// alu_top
module alu_top(clk, a, b, op, out, carry_out, over_flow, zero);
input clk;
input [31:0] a, b;
input [2:0] op;
output reg [31:0] out;
output reg carry_out, over_flow, zero;
reg [31:0] a_r, b_r;
reg [2:0] op_r;
wire [31:0] alu_out;
wire alu_carry_out, alu_over_flow, alu_zero;
ALU alu_core(a_r, b_r, op_r, alu_out, alu_carry_out, alu_over_flow, alu_zero);
always @(posedge clk) begin
	a_r <= a;
	b_r <= b;
	op_r <= op;
	out <= alu_out;
	carry_out <= alu_carry_out;
	over_flow <= alu_over_flow;
	zero <= alu_zero;
end
endmodule
clock: 13.3 ns
lec_check: 0
abc_area: 1
cap_margin: 20
core_aspect_ratio: 1.2
core_margin: 2
core_utilization: 72
cts_cluster_diameter: 218
cts_cluster_size: 72
place_density_lb_addon: 0.14
setup_slack_margin: -0.72
slew_margin: 20
run.sh (not shown) runs the stock make flow with config.mk's settings and CLKGATE_MAP_FILE=.
The starting point reached the layout checks and failed them: setup timing.
Next try:
==> flow/config.mk (replaced) <==
export PLATFORM = sky130hd
export DESIGN_NAME = alu_top
export DESIGN_NICKNAME = alu_top
export VERILOG_FILES = /design/flow/design.v
export SDC_FILE = /design/flow/constraint.sdc
export NUM_CORES = 4
export LEC_CHECK = 0
export ABC_AREA = 1
export CAP_MARGIN = 20
export CORE_MARGIN = 2
export CORE_UTILIZATION = 66
export CTS_CLUSTER_SIZE = 99
export SLEW_MARGIN = 20
==> flow/constraint.sdc (replaced) <==
create_clock -name core_clock -period 7.88 [get_ports {clk}]
set_input_delay 1.5760 -clock core_clock [delete_from_list [all_inputs] [get_ports {clk}]]
set_output_delay 1.5760 -clock core_clock [all_outputs]
set_load 0.01 [all_outputs]
The new run completed and failed the layout checks on setup timing.
Sequential cell count does not change.
Sequential share of layout area goes down by 1.0 points.
Count of clock-buffer cells in the layout goes down by 2.


== v6 ==
alu_top again, from the RTL that the note above started with.
clock: 14.5 ns
lec_check: 0
cap_margin: 20
core_aspect_ratio: 0.5
core_margin: 6
core_utilization: 58
cts_cluster_diameter: 305
cts_cluster_size: 98
place_density: 0.88
slew_margin: 20
tns_end_percent: 10
The flow did not stop early for v6: all stages ran, and the layout cleared the timing, DRC and antenna checks.
Changes in v7 relative to v6:
# v6
export LEC_CHECK = 0
export CAP_MARGIN = 20
export CORE_ASPECT_RATIO = 0.5
export CORE_MARGIN = 6
export CORE_UTILIZATION = 58
export CTS_CLUSTER_DIAMETER = 305
export CTS_CLUSTER_SIZE = 98
export PLACE_DENSITY = 0.88
export SLEW_MARGIN = 20
export TNS_END_PERCENT = 10
create_clock -name core_clock -period 14.5 [get_ports {clk}]
# v7
export LEC_CHECK = 0
export CAP_MARGIN = 20
export CORE_MARGIN = 2
export CORE_UTILIZATION = 59
export SLEW_MARGIN = 20
create_clock -name core_clock -period 11.2 [get_ports {clk}]
Notes after the runs:
[v7] flow finished | final checks: failed | reasons: negative setup slack. The lower fraction of power consumed by the clock network of v6 and v7 is in v7. On internal power, v6 beats v7. Delta (v7 minus v6): final core utilization picked up an extra 2.8 points; share of cell area taken by multi-input logic gates lost 0.20 points; detailed-placement wirelength estimate lost 3.3%. For the reported net switching power, v7 came in 29% higher than v6 did.


## P
Starting RTL as in the previous note.
Settings: LEC_CHECK=0, ABC_AREA=1, CAP_MARGIN=20, CORE_MARGIN=2, CORE_UTILIZATION=66, CTS_CLUSTER_SIZE=99, PLACE_DENSITY=0.35, SETUP_SLACK_MARGIN=1.94, SLEW_MARGIN=20, TNS_END_PERCENT=10; clock period 7.88 ns.
What the final checks of P revealed, after a flow that finished every stage, was a layout that fails on negative setup slack.
Changes in Q relative to P:
-- flow/config.mk --
<<< P, line 8
export ABC_AREA = 1
>>> Q, line 8
<<< P, line 11
export CORE_UTILIZATION = 66
export CTS_CLUSTER_SIZE = 99
export PLACE_DENSITY = 0.35
export SETUP_SLACK_MARGIN = 1.94
>>> Q, line 10
export CORE_UTILIZATION = 58
<<< P, line 16
export TNS_END_PERCENT = 10
>>> Q, line 12
Results
- Complete run, failing final checks: Q, reason negative setup slack.
- Q ended up with a higher power than P did.
- Worst-case setup margin in the final layout, Q and P: smaller value in Q
- Side by side, number of buffer and inverter stages on the critical path turned out higher in Q than in P.
- | mean cell area of the mapped netlist | Q vs P | 0.99 um2 higher |
- The run showing the greater final core area utilization is P.
- Between Q and P, total non-filler cell area in the finished layout is higher for Q, P comes in under that.
- Looking at final hold slack, Q sits 0.098 ns higher than P does.
- Q against P: clock skew has remained practically unchanged, switching share of power saw a decrease.
- Q reports a higher non-clock buffer count than P does.


Setup of run A:
alu_top again, from the RTL that the note above started with.
make LEC_CHECK=0 ABC_AREA=1 CAP_MARGIN=20 CELL_PAD_IN_SITES_DETAIL_PLACEMENT=1 CELL_PAD_IN_SITES_GLOBAL_PLACEMENT=2 CORE_ASPECT_RATIO=0.65 CORE_MARGIN=7 CORE_UTILIZATION=36 CTS_CLUSTER_DIAMETER=57 CTS_CLUSTER_SIZE=85 GPL_ROUTABILITY_DRIVEN=1 HOLD_SLACK_MARGIN=0.06 MAX_ROUTING_LAYER=met4 PLACE_DENSITY_LB_ADDON=0.09 SETUP_SLACK_MARGIN=2.5 SLEW_MARGIN=5 TNS_END_PERCENT=50 finish   # period 14.1 ns
Run A finished end to end and its layout was clean on timing, DRC and antenna.
Relative to run A, the following input files were edited for run B:
Settings: CORE_ASPECT_RATIO no longer set, was 0.65; SETUP_SLACK_MARGIN no longer set, was 2.5; CTS_CLUSTER_DIAMETER no longer set, was 57; MAX_ROUTING_LAYER no longer set, was met4; TNS_END_PERCENT no longer set, was 50; GPL_ROUTABILITY_DRIVEN no longer set, was 1; PLACE_DENSITY_LB_ADDON no longer set, was 0.09; CORE_MARGIN now 2, was 7; CORE_UTILIZATION now 61, was 36; HOLD_SLACK_MARGIN no longer set, was 0.06; ABC_AREA no longer set, was 1; CELL_PAD_IN_SITES_DETAIL_PLACEMENT no longer set, was 1; CELL_PAD_IN_SITES_GLOBAL_PLACEMENT no longer set, was 2; CTS_CLUSTER_SIZE no longer set, was 85; SLEW_MARGIN now 20, was 5; the clock period (ns, I/O delays scaled along) now 7.16, was 14.1.
Notes after the runs:
Cell area after layout delta for run B relative to run A: 7.3% higher. The met1 track demand over resource number comes out higher for run B vs run A. The number of global-route vias before repair in run B is 1.06 times that in run A. From run A to run B the numbers moved as follows: number of placed instances, taps included lost 56; logic area picked up an extra about 9%; worst setup slack lost 7420 ps. No crash in run B: every stage finished, but the layout fails its final checks due to setup timing. alu_core.a_inv as the source of the critical timing path was reported by run B, and b_r[0] by run A.
Input changes introduced in run C (baseline for comparison: run B):
Settings: a change of CORE_UTILIZATION from 61 to 65; an added CTS_CLUSTER_SIZE of 94; an added CTS_CLUSTER_DIAMETER of 256; a change of the clock period (ns, I/O delays scaled along) from 7.16 to 7.18.
--- outcome ---
Not one of run C and run B finished clean.
The flow completed for run B, but it is not clean: the layout still shows setup timing.
[diff] minimum period implied by the final worst setup slack, run C relative to run B: regression
Area of the die shrinks by a few percent when moving from run B to run C.
Run C vs run B — fill cell instance count of the final layout dropped by more than 10%
Proportion of final cell area spent on non-clock buffers: run B vs run C — no meaningful difference
On post-synthesis share of cell area spent on and-or and or-and gates, run C and run B are neck and neck.
met2 layer usage reported by global route in run C is 12 points higher than in run B
[run C] total met2 wirelength after detailed routing rose about 14% relative to run B
Changes observed in run C relative to run B: total power went up; filler-free cell count of the finished design fell by 5; count of clock-buffer cells in the layout -4; worst relative slew slack dropped 6.8 points.
Input changes introduced in run D (baseline for comparison: run C):
Settings: a change of CTS_CLUSTER_DIAMETER from 256 to 100; an added SETUP_SLACK_MARGIN of 1.0; a deleted CTS_CLUSTER_SIZE that had been 94; a change of CORE_UTILIZATION from 65 to 70; a change of the clock period (ns, I/O delays scaled along) from 7.18 to 7.16.
==> comparison <==
- What ended run D was a tool error in global routing (5_1_grt); the run never finished.
- Run D ended with less core area than run C.
- Post-CTS resize count is lower on run D
- Of run C and run D, the run reporting the lower number of cells in the design after placement was run D.


run 1:
Starting RTL as in the previous note.
clock: 7.88 ns
lec_check: 0
abc_area: 1
cap_margin: 20
core_margin: 2
core_utilization: 72
cts_cluster_diameter: 380
cts_cluster_size: 16
place_density: 0.35
setup_slack_margin: -0.56
slew_margin: 20
Run 1 did not run to completion, as it errored out during 4_1_cts.
What run 2 does differently from run 1 at the input level:
- CTS_CLUSTER_DIAMETER changed from 380 to 399
- PLACE_DENSITY removed (was 0.35)
- CTS_CLUSTER_SIZE changed from 16 to 99
- SETUP_SLACK_MARGIN changed from -0.56 to 0.75
- ABC_AREA changed from 1 to 0
- CORE_UTILIZATION changed from 72 to 66
--- outcome ---
- Diff run 1 -> run 2 | width of the chip | up by a few percent
- Comparing run 1 and run 2, overall chip area is lower on run 1.
- Summary — portion of netlist area occupied by mux cells, run 2 relative to run 1: higher, by 3.6 points.
- Mean cell area of the mapped netlist (lower): run 1
- Diff run 1 -> run 2: pre-CTS setup slack went down, synthesized instance count shrank by 49, global placement routability congestion +about 8%, pre-placement core utilization now sits lower.
- Run 2 -> stages 100% | layout checks FAIL | setup timing
What run 3 does differently from run 2 at the input level:
- removing CTS_CLUSTER_DIAMETER (formerly 399)
- changing CTS_CLUSTER_SIZE from 99 to 15
- removing SETUP_SLACK_MARGIN (formerly 0.75)
- changing CAP_MARGIN from 20 to 35
- changing the clock period (ns, I/O delays scaled along) from 7.88 to 12.4
Findings:
- Run 3: all stages done; final checks FAILED (setup timing).
- The sequential share of power number comes out lower for run 3 vs run 2.
- Changes observed in run 3 relative to run 2: number of cells on the critical path increased by 1 relative to the old numbers; post-synthesis to final-layout area growth down 2.4 points; overall power of the completed layout shrank by 720 uW; number of vias per cell after detailed routing shows an increase of 1.5%.
- Cell area | run 3 vs run 2 | run 3 smaller
- Re buffer count excluding the clock tree in the final layout: run 3 and run 2 aren't equal, and the lower value belongs to run 3.
- In the reports for run 3 and run 2, the smaller sequential share of layout area belongs to run 2.
#### Input delta (run 4 over run 3)
- CORE_UTILIZATION changed from 66 to 40
- CTS_CLUSTER_SIZE removed (was 15)
- ABC_AREA removed (was 0)
- CAP_MARGIN changed from 35 to 20
- the clock period (ns, I/O delays scaled along) changed from 12.4 to 14.5
### Flow results
No stage failed in run 4, and the final checks on the layout all came back clean. Status run 3: flow complete, layout not clean - setup timing. Delta (run 4 minus run 3): proportion of power drawn by flip-flops and latches grew by 2.0 points, area added between synthesis and finish shows a reduction of 5.4 points, mean cell area of the mapped netlist shows no meaningful change. In the reports for run 3 and run 4, the smaller met2 routing resource usage after global routing belongs to run 4. Run 4 vs run 3 — non-clock buffer total of the final layout dropped by more than 10%. Worst slack on hold paths on run 4 is up relative to run 3. Run 4 against run 3; final cell count is up by a few percent. Going from run 3 to run 4, via count of the first global-routing pass shrank by more than 10%. The run showing the smaller register-to-register slack is run 3.
Input changes introduced in run 5 (baseline for comparison: run 4):
- PLACE_DENSITY: unset -> 0.54
- CAP_MARGIN: 20 -> 10
- TNS_END_PERCENT: unset -> 95
- SLEW_MARGIN: 20 -> 25
- CORE_ASPECT_RATIO: unset -> 1.53
- HOLD_SLACK_MARGIN: unset -> 0.18
- CELL_PAD_IN_SITES_DETAIL_PLACEMENT: unset -> 1
- ABC_AREA: unset -> 1
Results
Against run 4 as the reference, run 5 delivers a higher worst-case headroom to the max-slew limit. | total routing usage reported by global routing | lower: run 4 |. First-iteration DRC count is higher on run 4. The post-layout total power on run 4 is in line with that on run 5. Taking run 4 as the reference point, the synthesized area of run 5 falls by about 3.4%. Power dissipated in the clock network grows by more than 10% when moving from run 4 to run 5. Lower relative area of clock buffers and inverters in the final design was reported by run 4, not run 5.


alu_top again, from the RTL that the note above started with.
clock: 23.6 ns
lec_check: 0
abc_area: 1
cap_margin: 35
core_aspect_ratio: 1.15
core_margin: 7
core_utilization: 71
cts_cluster_diameter: 328
cts_cluster_size: 82
gpl_routability_driven: 0
gpl_timing_driven: 0
max_routing_layer: met4
slew_margin: 20
tns_end_percent: 5
Rerun with:
==> flow/config.mk (replaced) <==
export PLATFORM = sky130hd
export DESIGN_NAME = alu_top
export DESIGN_NICKNAME = alu_top
export VERILOG_FILES = /design/flow/design.v
export SDC_FILE = /design/flow/constraint.sdc
export NUM_CORES = 4
export LEC_CHECK = 0
export CAP_MARGIN = 20
export CORE_MARGIN = 2
export CORE_UTILIZATION = 18
export SLEW_MARGIN = 20
==> flow/constraint.sdc (replaced) <==
create_clock -name core_clock -period 14.2 [get_ports {clk}]
set_input_delay 2.8400 -clock core_clock [delete_from_list [all_inputs] [get_ports {clk}]]
set_output_delay 2.8400 -clock core_clock [all_outputs]
set_load 0.01 [all_outputs]
The changed run finished clean.
Total power climbs by 87%.
Non-clock buffer count shrinks by 1.
Combinational power climbs by 88%.
Count of clock-buffer cells in the layout stays the same.
Clock skew drops by 0.0041 ns.
Critical path depth came out lower by 3.


ember:
Starting RTL as in the previous note.
Design alu_top, start of the top module:
module alu_top(clk, a, b, op, out, carry_out, over_flow, zero);
==> flow/config.mk <==
export PLATFORM = sky130hd
export DESIGN_NAME = alu_top
export DESIGN_NICKNAME = alu_top
export VERILOG_FILES = /design/flow/design.v
export SDC_FILE = /design/flow/constraint.sdc
export NUM_CORES = 4
export LEC_CHECK = 0
export ABC_AREA = 0
export CAP_MARGIN = 35
export CELL_PAD_IN_SITES_DETAIL_PLACEMENT = 0
export CELL_PAD_IN_SITES_GLOBAL_PLACEMENT = 0
export CORE_ASPECT_RATIO = 1.76
export CORE_MARGIN = 8
export CORE_UTILIZATION = 52
export CTS_CLUSTER_DIAMETER = 397
export CTS_CLUSTER_SIZE = 100
export GPL_ROUTABILITY_DRIVEN = 0
export MAX_ROUTING_LAYER = met4
export PLACE_DENSITY = 0.54
export SETUP_SLACK_MARGIN = -0.23
export SLEW_MARGIN = 20
export TNS_END_PERCENT = 50
==> flow/constraint.sdc <==
create_clock -name core_clock -period 14.1 [get_ports {clk}]
set_input_delay 2.8200 -clock core_clock [delete_from_list [all_inputs] [get_ports {clk}]]
set_output_delay 2.8200 -clock core_clock [all_outputs]
set_load 0.01 [all_outputs]
ember: full flow OK, the timing, DRC and antenna checks passed
Input changes introduced in harbor (baseline for comparison: ember):
- CORE_ASPECT_RATIO now 0.65, was 1.76
- CORE_MARGIN now 7, was 8
- SETUP_SLACK_MARGIN now 2.5, was -0.23
- PLACE_DENSITY no longer set, was 0.54
- PLACE_DENSITY_LB_ADDON now 0.09, previously not set
- CELL_PAD_IN_SITES_DETAIL_PLACEMENT now 1, was 0
- CTS_CLUSTER_SIZE now 85, was 100
- CAP_MARGIN now 20, was 35
- CORE_UTILIZATION now 36, was 52
- CELL_PAD_IN_SITES_GLOBAL_PLACEMENT now 2, was 0
- ABC_AREA now 1, was 0
- CTS_CLUSTER_DIAMETER now 57, was 397
- MAX_ROUTING_LAYER now met5, was met4
- SLEW_MARGIN now 25, was 20
- GPL_ROUTABILITY_DRIVEN now 1, was 0
==> results <==
When the final numbers for harbor and ember were put side by side, the clock-buffer cell count turned out to be greater in ember.
Total of plain and repair buffers excluding clock buffers (harbor / ember): 0.845
Going from ember to harbor, portion of netlist area occupied by mux cells dropped 3.6 points; routed wire length up 7.2%; synthesized cell count +about 8%.
### harbor -> tundra
- CORE_ASPECT_RATIO: 0.65 -> unset
- TNS_END_PERCENT: 50 -> 10
- CORE_MARGIN: 7 -> 2
- SLEW_MARGIN: 25 -> 20
- CTS_CLUSTER_SIZE: 85 -> unset
- SETUP_SLACK_MARGIN: 2.5 -> unset
- CELL_PAD_IN_SITES_GLOBAL_PLACEMENT: 2 -> unset
- CTS_CLUSTER_DIAMETER: 57 -> unset
- CORE_UTILIZATION: 36 -> 40
- GPL_ROUTABILITY_DRIVEN: 1 -> unset
- PLACE_DENSITY_LB_ADDON: 0.09 -> unset
- MAX_ROUTING_LAYER: met5 -> unset
- ABC_AREA: 1 -> unset
- the clock period (ns, I/O delays scaled along): 14.1 -> 14.5
- tundra: PASS, flow complete, no timing, DRC or antenna violations
- Area: tundra vs harbor -> tundra larger
- Compared to harbor, tundra shows a narrower setup margin.
- tundra vs harbor — power density relative to cell area climbed slightly
No activity file was given, so power comes from the tool's default toggle rates.
